==> flow/design.v <==
module FpCustomAddSub 
# (
	parameter	ManWidth	=	16,
	parameter	ExpWidth	=	6
)
(Rst_i,Clk_i,A_i,B_i,AddSub_i,Nd_i,Result_o,ResultValid_o);	
	function integer Log2;
	input integer value;
		begin
			Log2 = 0;
			while (value > 1) begin
				value   = value >> 1;
				Log2    = Log2 + 1;
			end
		end
	endfunction
	localparam	InOutWidth	=	1+ExpWidth+ManWidth;
	localparam	ExtManWidth	=	ManWidth+1;
	localparam	Stages	=	Log2(InOutWidth);
	input	Rst_i;
	input	Clk_i;
	input	[InOutWidth-1:0]	A_i;
	input	[InOutWidth-1:0]	B_i;
	input	AddSub_i;
	input	Nd_i;
	output	[InOutWidth-1:0]	Result_o;
	output	ResultValid_o;
	wire	signB	=	B_i[InOutWidth-1]^AddSub_i;
	wire	[InOutWidth-2:0]	absA	=	A_i[InOutWidth-2:0];
	wire	[InOutWidth-2:0]	absB	=	B_i[InOutWidth-2:0];
	reg		[InOutWidth-1:0]	muxA;
	reg		[InOutWidth-1:0]	muxB;
	reg	impliedA;
	reg	impliedB;
	reg	[InOutWidth-1:0]	muxAReg;
	reg	[InOutWidth-1:0]	muxBReg;
	reg	[ExpWidth-1:0]		expDiff;
	reg	addSubOrepation;
	wire	[ManWidth:0]	manA	=	{impliedA,	muxAReg[ManWidth-1:0]};
	wire	[ManWidth:0]	manB	=	{impliedB,	muxBReg[ManWidth-1:0]};
	reg	[ManWidth:0]	manANorm;
	reg	[ManWidth:0]	manBNorm;
	reg	addSubOrepationReg;
	reg	[ExtManWidth:0]	manSum;
	wire	[Stages-1:0]	distance;
	wire	[ExtManWidth+1:0]	dataArray	[0:Stages];
	wire	[Stages+1:0]	distanceR	=	{2'b00,distanceR1};
	reg		[ExtManWidth-1:0]	manSumReg;
	wire	[ExtManWidth-1:0]	normCMan	=	manSumReg	<<	distanceR1[Stages-1:0];	 
	reg	[ManWidth-1:0]	manC;
	reg	[ExpWidth-1:0]	expAPipe	[0:4];
	reg	[ExpWidth-1:0]	expC;
	reg	[4:0]	signC;
	reg	[8:0]	valid;
	assign  dataArray [0]	=	manSum;		
	assign	Result_o	=	{signC[4],expC,manC};
	assign	ResultValid_o	=	valid[4];
	always	@(*)	begin
		if	(absA<absB)	begin
			muxA	<=	{signB,absB};
			muxB	<=	{A_i[InOutWidth-1],absA};
		end	else	begin
			muxA	<=	{A_i[InOutWidth-1],absA};
			muxB	<=	{signB,absB};
		end 
	end
	always	@(posedge	Clk_i)	begin
		if	(muxA	[InOutWidth-2 -:ExpWidth]	==	8'h00)	begin	 
			impliedA	<=	1'b0;	 
		end	else	begin
			impliedA	<=	1'b1;	 
		end
		if	(muxB	[InOutWidth-2 -:ExpWidth]	==	8'h00)	begin	 
			impliedB	<=	1'b0;
		end	else	begin
			impliedB	<=	1'b1;
		end
		muxAReg	<=	muxA;
		muxBReg	<=	muxB;
		expDiff	<=	muxA[InOutWidth-2 -:ExpWidth]	-	muxB[InOutWidth-2 -:ExpWidth];	 
		addSubOrepation	<=	muxA[InOutWidth-1]	^	muxB[InOutWidth-1];	 
	end
	always	@(posedge	Clk_i)	begin
		manANorm	<=	manA;
		manBNorm	<=	manB	>>	expDiff;	 
		addSubOrepationReg <= addSubOrepation;
	end
	always	@(posedge	Clk_i)	begin
		if	(Rst_i)	begin
			manSum	<=	{ExtManWidth{1'b0}};
		end	else	if	(!addSubOrepationReg)	begin
			manSum	<=	{1'b0,	manANorm}	+	{1'b0,	manBNorm};
		end	else	begin
			manSum	<=	{1'b0,	manANorm}	-	{1'b0,	manBNorm};
		end
	end
	genvar	i;
	generate	
		for (i=0; i<Stages; i=i+1)	begin: searchMSB
			wire [ExtManWidth+1:0] dataIn;	
			wire [ExtManWidth+1:0] shitedDataOut;
			wire [ExtManWidth+1:0] dataOut;
			assign  dataIn = dataArray[i];
			wire    shiftDesired = ~|(dataIn[ExtManWidth+1:ExtManWidth+1-(1 << (Stages-1-i))]);
			assign  distance[(Stages-1-i)] = shiftDesired;		
			assign  shitedDataOut = dataIn << (1 << (Stages-1-i));	
			assign  dataOut = shiftDesired ? shitedDataOut : dataIn;	
			assign  dataArray[i+1] = dataOut;
		end
		reg	[Stages-1:0]	distanceR1;
		always	@(posedge	Clk_i)	begin
			distanceR1	<=	distance;
		end
	endgenerate	
	always	@(posedge	Clk_i)	begin
		manSumReg	<=	manSum	[ExtManWidth-1 -:ExtManWidth];
	end
	always	@(posedge	Clk_i)	begin
		if	(Rst_i)	begin
			manC	<=	{ManWidth{1'b0}};
		end	else	begin
			manC	<=	normCMan	[ExtManWidth-1 -:ManWidth];	 
		end
	end
	always	@(posedge	Clk_i)	begin	
		expAPipe[0]	<=	muxA[InOutWidth-2 -:ExpWidth];	 
		expAPipe[1]	<=	expAPipe[0];
		expAPipe[2]	<=	expAPipe[1];
		expAPipe[3]	<=	expAPipe[2];
		expAPipe[4]	<=	expAPipe[3];
	end
	always	@(posedge	Clk_i)	begin
		if	(&distanceR1)	begin
			expC	<=	{ExpWidth{1'b0}};
		end	else	begin
			if	(expAPipe[3]	>=	distanceR)	begin
				expC	<=	expAPipe[3]-distanceR+1;			 
			end	else	begin
				expC	<=	{{ExpWidth+1{1'b0}},1'b1};
			end
		end	
	end
	always	@(posedge	Clk_i)	begin
		signC	<=	{signC[3:0],	muxA[InOutWidth-1]};
	end
	always	@(posedge	Clk_i)	begin
		valid	<=	{valid[7:0],Nd_i};
	end	
endmodule
Settings: LEC_CHECK=0, ABC_AREA=0, CAP_MARGIN=20, CELL_PAD_IN_SITES_DETAIL_PLACEMENT=0, CELL_PAD_IN_SITES_GLOBAL_PLACEMENT=2, CORE_ASPECT_RATIO=0.87, CORE_MARGIN=5, CORE_UTILIZATION=21, CTS_CLUSTER_DIAMETER=282, CTS_CLUSTER_SIZE=24, GPL_TIMING_DRIVEN=0, MIN_ROUTING_LAYER=met1, PLACE_DENSITY_LB_ADDON=0.05, SETUP_SLACK_MARGIN=0.0, SLEW_MARGIN=5; clock period 2.51 ns.
run.sh (not shown) runs the stock make flow with config.mk's settings and CLKGATE_MAP_FILE=.
The starting point finished with setup timing left.
==> next run, changes <==
==> flow/config.mk (replaced) <==
export PLATFORM = sky130hd
export DESIGN_NAME = FpCustomAddSub
export DESIGN_NICKNAME = FpCustomAddSub
export VERILOG_FILES = /design/flow/design.v
export SDC_FILE = /design/flow/constraint.sdc
export NUM_CORES = 4
export LEC_CHECK = 0
export CAP_MARGIN = 20
export CORE_MARGIN = 2
export CORE_UTILIZATION = 57
export SETUP_SLACK_MARGIN = 0.6
export SLEW_MARGIN = 20
==> flow/constraint.sdc (replaced) <==
create_clock -name core_clock -period 2.19 [get_ports {Clk_i}]
set_input_delay 0.4380 -clock core_clock [delete_from_list [all_inputs] [get_ports {Clk_i}]]
set_output_delay 0.4380 -clock core_clock [all_outputs]
set_load 0.01 [all_outputs]
=> With this change the flow did not get past 5_1_grt, error DPL-0038. Synthesized cell count does not change. Synthesized area is unchanged. Die size fell by about 64%.
==> next run, changes <==
--- a/flow/config.mk
+++ b/flow/config.mk
@@ -8,5 +8,4 @@
 export CAP_MARGIN = 20
 export CORE_MARGIN = 2
-export CORE_UTILIZATION = 57
-export SETUP_SLACK_MARGIN = 0.6
+export CORE_UTILIZATION = 13
 export SLEW_MARGIN = 20
==> flow/constraint.sdc (replaced) <==
create_clock -name core_clock -period 6.84 [get_ports {Clk_i}]
set_input_delay 1.3680 -clock core_clock [delete_from_list [all_inputs] [get_ports {Clk_i}]]
set_output_delay 1.3680 -clock core_clock [all_outputs]
set_load 0.01 [all_outputs]
=> With this change the flow finished with timing, DRC and antenna clean; area after synthesis stays the same; die area grows to 4.2 times its value; synthesized cell count is unchanged.

Starts from the design.v that is shown in full above.
Settings: LEC_CHECK=0, CAP_MARGIN=20, CORE_MARGIN=2, CORE_UTILIZATION=72, PLACE_DENSITY=0.77, SETUP_SLACK_MARGIN=-0.16, SLEW_MARGIN=20; clock period 3.19 ns.
The starting point produced a layout that fails on negative setup slack.
Next try:
Settings changed: CORE_UTILIZATION 72 to 66, PLACE_DENSITY 0.77 to not set, SETUP_SLACK_MARGIN -0.16 to 0.61.
Clock period 3.19 ns to 2.35 ns, I/O delays scaled along.
Outcome: This time the run stopped in clock tree synthesis (4_1_cts) (DPL-0038); synthesized area does not change; synthesized cell count is unchanged; die size came out higher by 8.7%.
Next try:
Settings changed: ABC_AREA set to 1, CORE_UTILIZATION 66 to 40, MAX_ROUTING_LAYER set to met4, SETUP_SLACK_MARGIN 0.61 to not set.
Clock period 2.35 ns to 4.5 ns, I/O delays scaled along.
Result: This time the run produced a clean layout; area after synthesis stays flat; die size came out higher by well over a third; synthesized cell count grows by a quarter to a third.
Next try:
Settings changed: ABC_AREA 1 to not set, CORE_ASPECT_RATIO set to 0.5, CORE_UTILIZATION 40 to 43, CTS_CLUSTER_DIAMETER set to 332, CTS_CLUSTER_SIZE set to 98, MAX_ROUTING_LAYER met4 to not set, PLACE_DENSITY set to 0.35, SETUP_SLACK_MARGIN set to -0.23, SLEW_MARGIN 20 to 10, TNS_END_PERCENT set to 15.
=> Count of clock-buffer cells in the layout does not change. Global-route usage came out higher by 1.1 points. Cell count came out lower by about 17%. Worst hold slack loses 12 ps. Design area came out higher by about 1.1%. Area after synthesis hardly moves. Core utilization came out higher by 4.4 points. Power came out higher by about 5%. Maximum frequency came out lower by about 16%. Clock skew came out higher by 6.6 ps. Die size came out lower by about 6.5%.

== run 1 ==
Starts from the design.v that is shown in full above.
export LEC_CHECK = 0
export ABC_AREA = 1
export CAP_MARGIN = 35
export CELL_PAD_IN_SITES_GLOBAL_PLACEMENT = 1
export CORE_MARGIN = 4
export CORE_UTILIZATION = 40
export CTS_CLUSTER_DIAMETER = 119
export CTS_CLUSTER_SIZE = 78
export GPL_TIMING_DRIVEN = 0
export MIN_ROUTING_LAYER = met2
export PLACE_DENSITY_LB_ADDON = 0.12
export SETUP_SLACK_MARGIN = -0.28
export SLEW_MARGIN = 20
export TNS_END_PERCENT = 75
create_clock -name core_clock -period 3.89 [get_ports {Clk_i}]
Run 1: flow complete, layout not clean; failing: design-rule violations
The following lists how run 2 was set up differently from run 1:
- changing CORE_MARGIN from 4 to 2
- removing GPL_TIMING_DRIVEN (formerly 0)
- removing PLACE_DENSITY_LB_ADDON (formerly 0.12)
- removing SETUP_SLACK_MARGIN (formerly -0.28)
- changing CAP_MARGIN from 35 to 20
- removing TNS_END_PERCENT (formerly 75)
- removing MIN_ROUTING_LAYER (formerly met2)
- removing ABC_AREA (formerly 1)
- removing CTS_CLUSTER_DIAMETER (formerly 119)
- removing CTS_CLUSTER_SIZE (formerly 78)
- removing CELL_PAD_IN_SITES_GLOBAL_PLACEMENT (formerly 1)
- changing the clock period (ns, I/O delays scaled along) from 3.89 to 4.5
Notes after the runs:
Run 2 reached the final stage; the timing, design-rule and antenna checks on its layout passed.
Of run 1 and run 2, the lower slew at the pin with the worst max-slew slack belongs to run 1.
Critical path start-end classification = register to register: run 2; critical path start-end classification = input pin to register: run 1
Run 2: post-synthesis xor/xnor area fraction 1.7 points above run 1
Run 2 vs run 1, origin of the worst setup path: manBNorm[0]$_SDFF_PP0_ vs B_i[19]
Compared with run 1, run 2 shows total area of multi-input combinational cells that has gone up by a few percent.
In the flow results for run 1 and run 2, the multi-input gate share of total cell area is smaller on run 1.
Per the comparison of run 2 with run 1, wire length decreased 19%; number of logic gates decreased 23%; share of power burned in combinational logic decreased 0.7 points; non-clock buffer area fraction after layout decreased 0.43 points.
What run 3 does differently from run 2 at the input level:
- changing the clock period (ns, I/O delays scaled along) from 4.5 to 3.87
==> results <==
Run 3 ran to completion and came out clean on the timing, design-rule and antenna checks. Critical path depth (lower): run 3. sky130_fd_sc_hd__clkdlybuf4s50_1 as the cell with the biggest individual delay on the critical path was reported by run 3, and sky130_fd_sc_hd__nor3_1 by run 2. Final worst-path setup slack: higher on run 2. For the buffer share of cell area, run 3 came in 1.6 points higher than run 2 did. Higher detail-routed via count per cell goes to run 2 over run 3. Diff run 2..run 3 | accumulated negative setup slack | unchanged. Summary: wire length, run 3 better than run 2. Status: hold slack parity (run 2, run 3). Combinational fraction of the cell area: run 3 vs run 2 down 0.92 points. The lower register share of total power of run 3 and run 2 is in run 3.
Power and IR drop assume default switching activity.
